==> inputs of run A <==
## processing_fsm
module processing_fsm(clock, reset, start_signal, size, done, 
                            buf_0_write_en, buf_1_write_en, error_buf_write_en,
                            buf_0_w_data, buf_1_w_data, error_mem_w_data,
                            buf_0_r_data, buf_1_r_data, error_mem_r_data,
                            buf_0_addr, buf_1_addr, error_mem_addr, buf_sel);
    input clock;
    input reset;
    input start_signal;
    input size;
    output reg done;
    output reg buf_0_write_en;
    output reg buf_1_write_en;
    output error_buf_write_en; 
    output reg [7:0] buf_0_w_data;
    output reg [7:0] buf_1_w_data;
    output [15:0] error_mem_w_data; 
    input  [7:0] buf_0_r_data;
    input  [7:0] buf_1_r_data;
    input  [15:0] error_mem_r_data; 
    output reg [15:0] buf_0_addr;
    output reg [15:0] buf_1_addr;
    output reg [15:0] error_mem_addr; 
    output reg buf_sel;
    assign error_buf_write_en = 1'b0;
    assign error_mem_w_data = 16'b0;
    parameter PIXEL_OFFSET = 1'b1, LINE_OFFSET = 9'd256, LINE_MAX = 8'd239, PIXELS_PER_LINE = 9'd256;
    parameter MAX_ADDRESS = 18'd61439;
    parameter
        WAIT              = 5'b00000,
        LOAD_MID_ERR      = 5'b00001,
        LOAD_BTM_ERR      = 5'b00010,
        CHECK_PACKET_ERR  = 5'b00011,
        NW_PIXEL          = 5'b00100,
        NORTH_PIXEL       = 5'b00101,
        NE_PIXEL          = 5'b00110,
        WEST_PIXEL        = 5'b00111,
        EAST_PIXEL        = 5'b01000,
        SW_PIXEL          = 5'b01001,
        SOUTH_PIXEL       = 5'b01010,
        SE_PIXEL          = 5'b01011,
        MEM_WAIT_1        = 5'b01100,
        MEM_WAIT_2        = 5'b01101,
        MEM_WAIT_3        = 5'b01110,
        SUM               = 5'b01111,
        WRITE_RESULT      = 5'b10000,
  ...
Settings: LEC_CHECK=0, CAP_MARGIN=20, CELL_PAD_IN_SITES_DETAIL_PLACEMENT=0, CORE_MARGIN=8, CORE_UTILIZATION=62, CTS_CLUSTER_DIAMETER=391, GPL_ROUTABILITY_DRIVEN=1, GPL_TIMING_DRIVEN=0, MAX_ROUTING_LAYER=met4, MIN_ROUTING_LAYER=met2, PLACE_DENSITY_LB_ADDON=0.17, SETUP_SLACK_MARGIN=0.09, SLEW_MARGIN=20, TNS_END_PERCENT=10; clock period 3.96 ns.
run.sh (not shown) runs the stock make flow with config.mk's settings and CLKGATE_MAP_FILE=.
==> run C: changes against run A <==
- CELL_PAD_IN_SITES_DETAIL_PLACEMENT: 0 -> unset
- CORE_MARGIN: 8 -> 2
- CORE_UTILIZATION: 62 -> 72
- CTS_CLUSTER_DIAMETER: 391 -> unset
- CTS_CLUSTER_SIZE: unset -> 15
- GPL_ROUTABILITY_DRIVEN: 1 -> unset
- GPL_TIMING_DRIVEN: 0 -> unset
- MAX_ROUTING_LAYER: met4 -> unset
- MIN_ROUTING_LAYER: met2 -> unset
- PLACE_DENSITY_LB_ADDON: 0.17 -> 0.02
- SETUP_SLACK_MARGIN: 0.09 -> 0.68
- TNS_END_PERCENT: 10 -> unset
==> flow/constraint.sdc (replaced) <==
create_clock -name core_clock -period 4.78 [get_ports {clock}]
set_input_delay 0.9560 -clock core_clock [delete_from_list [all_inputs] [get_ports {clock}]]
set_output_delay 0.9560 -clock core_clock [all_outputs]
set_load 0.01 [all_outputs]
==> run Y: changes against run A <==
- ABC_AREA: unset -> 0
- CAP_MARGIN: 20 -> 10
- CELL_PAD_IN_SITES_DETAIL_PLACEMENT: 0 -> 1
- CORE_ASPECT_RATIO: unset -> 0.54
- CORE_UTILIZATION: 62 -> 47
- CTS_CLUSTER_DIAMETER: 391 -> 35
- CTS_CLUSTER_SIZE: unset -> 95
- HOLD_SLACK_MARGIN: unset -> 0.04
- PLACE_DENSITY_LB_ADDON: 0.17 -> 0.23
- SETUP_SLACK_MARGIN: 0.09 -> unset
- TNS_END_PERCENT: 10 -> 80
==> flow/constraint.sdc (replaced) <==
create_clock -name core_clock -period 7.0 [get_ports {clock}]
set_input_delay 1.4000 -clock core_clock [delete_from_list [all_inputs] [get_ports {clock}]]
set_output_delay 1.4000 -clock core_clock [all_outputs]
set_load 0.01 [all_outputs]
==> summary.txt <==
flow finished, numbers: Largest stage delay, worst path 0.55 ns, # Post-CTS Setup Buffers 6, DR WL met2 32300 um, CP Launch Point nw_pixel[3]$_DFFE_PN0P_, largest cell class by area multi-input combinational cells, initial antenna violation count 2, Inst Count DP 2811, seq_cells 248, status no timing/DRC/antenna violations
Source of the figures above: run C

==> summary.txt <==
run metrics: Inst Count DP 3100, Die Span X 317 um, Run Error [ERROR GRT-0116] Global routing finished with congestion. Check the congestion regions in the DRC Viewer., yosys warns 1, status aborted with a tool error, remaining global-route overflow 41, total clock buffers created by CTS 37, Exit stage 5_1_grt, # Post-CTS Setup Buffers 0, met3 Use GR 80.1%
Source of the figures above: run Y

==> summary.txt <==
flow finished, numbers: Final setup viols 14, CP Launch Point w_pixel[3]$_DFFE_PN0P_, initial antenna violation count 2, final worst slack -0.886 ns, Inst Count DP 2927, SO Faults setup timing, seq_cells 248, status finished with violations, Largest stage delay, worst path 0.52 ns
Source of the figures above: run A



==> run a: inputs <==
Starting RTL as in the previous note.
==> flow/config.mk <==
export PLATFORM = sky130hd
export DESIGN_NAME = processing_fsm
export DESIGN_NICKNAME = processing_fsm
export VERILOG_FILES = /design/flow/design.v
export SDC_FILE = /design/flow/constraint.sdc
export NUM_CORES = 4
export LEC_CHECK = 0
export CAP_MARGIN = 20
export CORE_MARGIN = 2
export CORE_UTILIZATION = 70
export GPL_TIMING_DRIVEN = 1
export MAX_ROUTING_LAYER = met5
export MIN_ROUTING_LAYER = met1
export PLACE_DENSITY_LB_ADDON = 0.19
export SETUP_SLACK_MARGIN = 0.09
export SLEW_MARGIN = 20
export TNS_END_PERCENT = 5
==> flow/constraint.sdc <==
create_clock -name core_clock -period 4.56 [get_ports {clock}]
set_input_delay 0.9120 -clock core_clock [delete_from_list [all_inputs] [get_ports {clock}]]
set_output_delay 0.9120 -clock core_clock [all_outputs]
set_load 0.01 [all_outputs]
==> run b: changes against run a <==
Settings changed: ABC_AREA from default to 1, CAP_MARGIN 20 to 0, CORE_ASPECT_RATIO from default to 0.92, CORE_UTILIZATION 70 to 72, CTS_CLUSTER_DIAMETER from default to 42, PLACE_DENSITY_LB_ADDON 0.19 to 0.27, TNS_END_PERCENT 5 to 70.
==> flow/constraint.sdc (replaced) <==
create_clock -name core_clock -period 4.34 [get_ports {clock}]
set_input_delay 0.8680 -clock core_clock [delete_from_list [all_inputs] [get_ports {clock}]]
set_output_delay 0.8680 -clock core_clock [all_outputs]
set_load 0.01 [all_outputs]
==> results.json <==
{
  "ys_cells": 2352,
  "violatedChecks": "negative setup slack",
  "finalSetupViolations": 6,
  "grtUsageMet3_pct": 7.22,
  "rows": 66,
  "fin_ws_ns": -0.214,
  "path_cells": "inv_2, fa_1, inv_2, fa_1, fa_1, inv_1, fa_1, inv_2, buf_4, ha_1, nand2_1, o31ai_1, buf_4, buf_4, xor2_1, mux4_2, nor2_1, a21oi_1, o21ai_1, o21ai_0",
  "outcome": "finished with violations"
}
The numbers above come from run a.

==> results.json <==
{
  "outcome": "finished with violations",
  "violatedChecks": "negative setup slack",
  "finalSetupViolations": 8,
  "fin_ws_ns": -0.449
}
The numbers above come from run b.



==> inputs of onyx <==
processing_fsm again, from the RTL that the note above started with.
Settings: LEC_CHECK=0, CAP_MARGIN=20, CORE_MARGIN=2, CORE_UTILIZATION=72, CTS_CLUSTER_SIZE=87, HOLD_SLACK_MARGIN=-0.06, PLACE_DENSITY=0.63, SLEW_MARGIN=30; clock period 4.26 ns.
==> inputs of harbor, as changes to onyx <==
--- a/flow/config.mk
+++ b/flow/config.mk
@@ -9,6 +9,3 @@
 export CORE_MARGIN = 2
-export CORE_UTILIZATION = 72
-export CTS_CLUSTER_SIZE = 87
-export HOLD_SLACK_MARGIN = -0.06
-export PLACE_DENSITY = 0.63
-export SLEW_MARGIN = 30
+export CORE_UTILIZATION = 33
+export SLEW_MARGIN = 20
==> flow/constraint.sdc (replaced) <==
create_clock -name core_clock -period 5.51 [get_ports {clock}]
set_input_delay 1.1020 -clock core_clock [delete_from_list [all_inputs] [get_ports {clock}]]
set_output_delay 1.1020 -clock core_clock [all_outputs]
set_load 0.01 [all_outputs]
==> results <==
item                                                                            harbor                      onyx
Buffers inserted by post-CTS timing repair                                           0                         4
Number of filler instances in the final layout                                    6786                      1749
Count of routing violations after the opening detailed-route iteration            1366                      2123
Sequential fraction of total cell area                                           23.8%                     23.3%
Data-path buffer share of cell area in the final layout                          5.05%                     9.27%
Register-to-register setup slack                                               0.30 ns                  -0.70 ns
Buffers excl. clock                                                                141                       291
Clock tree cell share of total cell area                                         4.45%                     3.83%
Total of endpoints with negative setup slack in the final report                     0                         8
PnR worst setup slack                                                         0.300 ns                 -0.701 ns
Vias in the first global route                                                   18300                     20400
Synthesis-to-layout area growth                                                  13.2%                     16.1%
Total via count in the routed design                                             17500                     19700
Outcome                                                                 finished clean  finished with violations
Violated checks                                                                      -              setup timing
Slew headroom                                                                    17.8%                     31.5%
Post-layout nets                                                                  2786                      2929
Topmost layer with routed signal wires                                            met4                      met5


==> wip/tundra <==
processing_fsm again, from the RTL that the note above started with.
## processing_fsm
module processing_fsm(clock, reset, start_signal, size, done, 
                            buf_0_write_en, buf_1_write_en, error_buf_write_en,
                            buf_0_w_data, buf_1_w_data, error_mem_w_data,
                            buf_0_r_data, buf_1_r_data, error_mem_r_data,
                            buf_0_addr, buf_1_addr, error_mem_addr, buf_sel);
Settings: LEC_CHECK=0, CAP_MARGIN=20, CELL_PAD_IN_SITES_DETAIL_PLACEMENT=0, CELL_PAD_IN_SITES_GLOBAL_PLACEMENT=1, CORE_MARGIN=8, CORE_UTILIZATION=16, CTS_CLUSTER_DIAMETER=61, GPL_ROUTABILITY_DRIVEN=1, GPL_TIMING_DRIVEN=0, MAX_ROUTING_LAYER=met4, MIN_ROUTING_LAYER=met1, PLACE_DENSITY_LB_ADDON=0.17, SLEW_MARGIN=20, TNS_END_PERCENT=30; clock period 3.96 ns.
==> wip/zinc: changes against wip/tundra <==
==> flow/config.mk (replaced) <==
export PLATFORM = sky130hd
export DESIGN_NAME = processing_fsm
export DESIGN_NICKNAME = processing_fsm
export VERILOG_FILES = /design/flow/design.v
export SDC_FILE = /design/flow/constraint.sdc
export NUM_CORES = 4
export LEC_CHECK = 0
export CAP_MARGIN = 20
export CORE_MARGIN = 2
export CORE_UTILIZATION = 58
export CTS_CLUSTER_DIAMETER = 40
export SLEW_MARGIN = 20
export TNS_END_PERCENT = 15
==> flow/constraint.sdc (replaced) <==
create_clock -name core_clock -period 5.0 [get_ports {clock}]
set_input_delay 1.0000 -clock core_clock [delete_from_list [all_inputs] [get_ports {clock}]]
set_output_delay 1.0000 -clock core_clock [all_outputs]
set_load 0.01 [all_outputs]
==> wip/sierra: changes against wip/tundra <==
==> flow/config.mk (replaced) <==
export PLATFORM = sky130hd
export DESIGN_NAME = processing_fsm
export DESIGN_NICKNAME = processing_fsm
export VERILOG_FILES = /design/flow/design.v
export SDC_FILE = /design/flow/constraint.sdc
export NUM_CORES = 4
export LEC_CHECK = 0
export CAP_MARGIN = 20
export CORE_MARGIN = 2
export CORE_UTILIZATION = 72
export SLEW_MARGIN = 20
export TNS_END_PERCENT = 10
==> flow/constraint.sdc (replaced) <==
create_clock -name core_clock -period 4.07 [get_ports {clock}]
set_input_delay 0.8140 -clock core_clock [delete_from_list [all_inputs] [get_ports {clock}]]
set_output_delay 0.8140 -clock core_clock [all_outputs]
set_load 0.01 [all_outputs]
==> comparison <==
wip/tundra finished but fails on negative setup slack. wip/zinc finished clean. wip/sierra finished but failed the layout checks on negative setup slack.
The lowest count of clock-buffer cells in the layout belongs to wip/sierra, the highest to wip/tundra.
In wip/sierra the wire length is smaller than in wip/tundra, by 23%.
The highest fmax belongs to wip/sierra, the lowest to wip/tundra.
In synthesized cell count, wip/sierra and wip/zinc do not differ.
Against wip/zinc, the first-iteration DRC count of wip/tundra is lower by about 18%.
The highest hold slack belongs to wip/zinc, the lowest to wip/sierra.
Against wip/sierra, the setup slack of wip/zinc is higher by 0.80 ns.
Against wip/zinc, the cell area of wip/tundra is larger by 12%.
Critical path depth is the same in wip/tundra and wip/zinc.
Between wip/tundra and wip/zinc, the lower global-route usage is in wip/tundra (gap 20 points).
The lowest sequential share of layout area belongs to wip/tundra, the highest to wip/zinc.
==> figures <==
item                                                                  wip/tundra        wip/zinc                  wip/sierra
Result of the run                                     complete, but fails checks  finished clean  complete, but fails checks
Violated checks                                             negative setup slack               -        negative setup slack
Min-Delay Path Class                                                  reg -> reg     in -> async                 in -> async
Final Util                                                                 0.206           0.680                       0.848
Highest clock frequency the design can meet                            0.203 GHz       0.206 GHz                   0.212 GHz
Routed wire length on met3                                               2.91 mm         2.75 mm                     5.43 mm
Starting DRT DRC Count                                                      1000            1221                        1940
Pin count of the biggest net entering global routing                          90             106                         100
Met3 Track Usage GR                                                       0.0154          0.0374                      0.0681
Crit path DRT                                                            4.45 ns         5.45 ns                     4.54 ns
Top Metal Used                                                              met4            met4                        met5
Non-Filler Cell Area, Final                                            29600 um2       26500 um2                   26800 um2
Total via count in the routed design                                       18000           17800                       19500
Quantity of gates resized following cts                                      163               2                          10
Clock buffers created by TritonCTS                                            49              46                          28
Overall die height                                                        395 um          203 um                      183 um
Number of buffers added for setup after CTS                                   64               0                           2
Global Route met2 Usage                                                    0.198           0.553                       0.708
Filler Cell Count                                                          15800            3101                        1784
Routed length on met2                                                    44.4 mm         32.0 mm                     33.2 mm
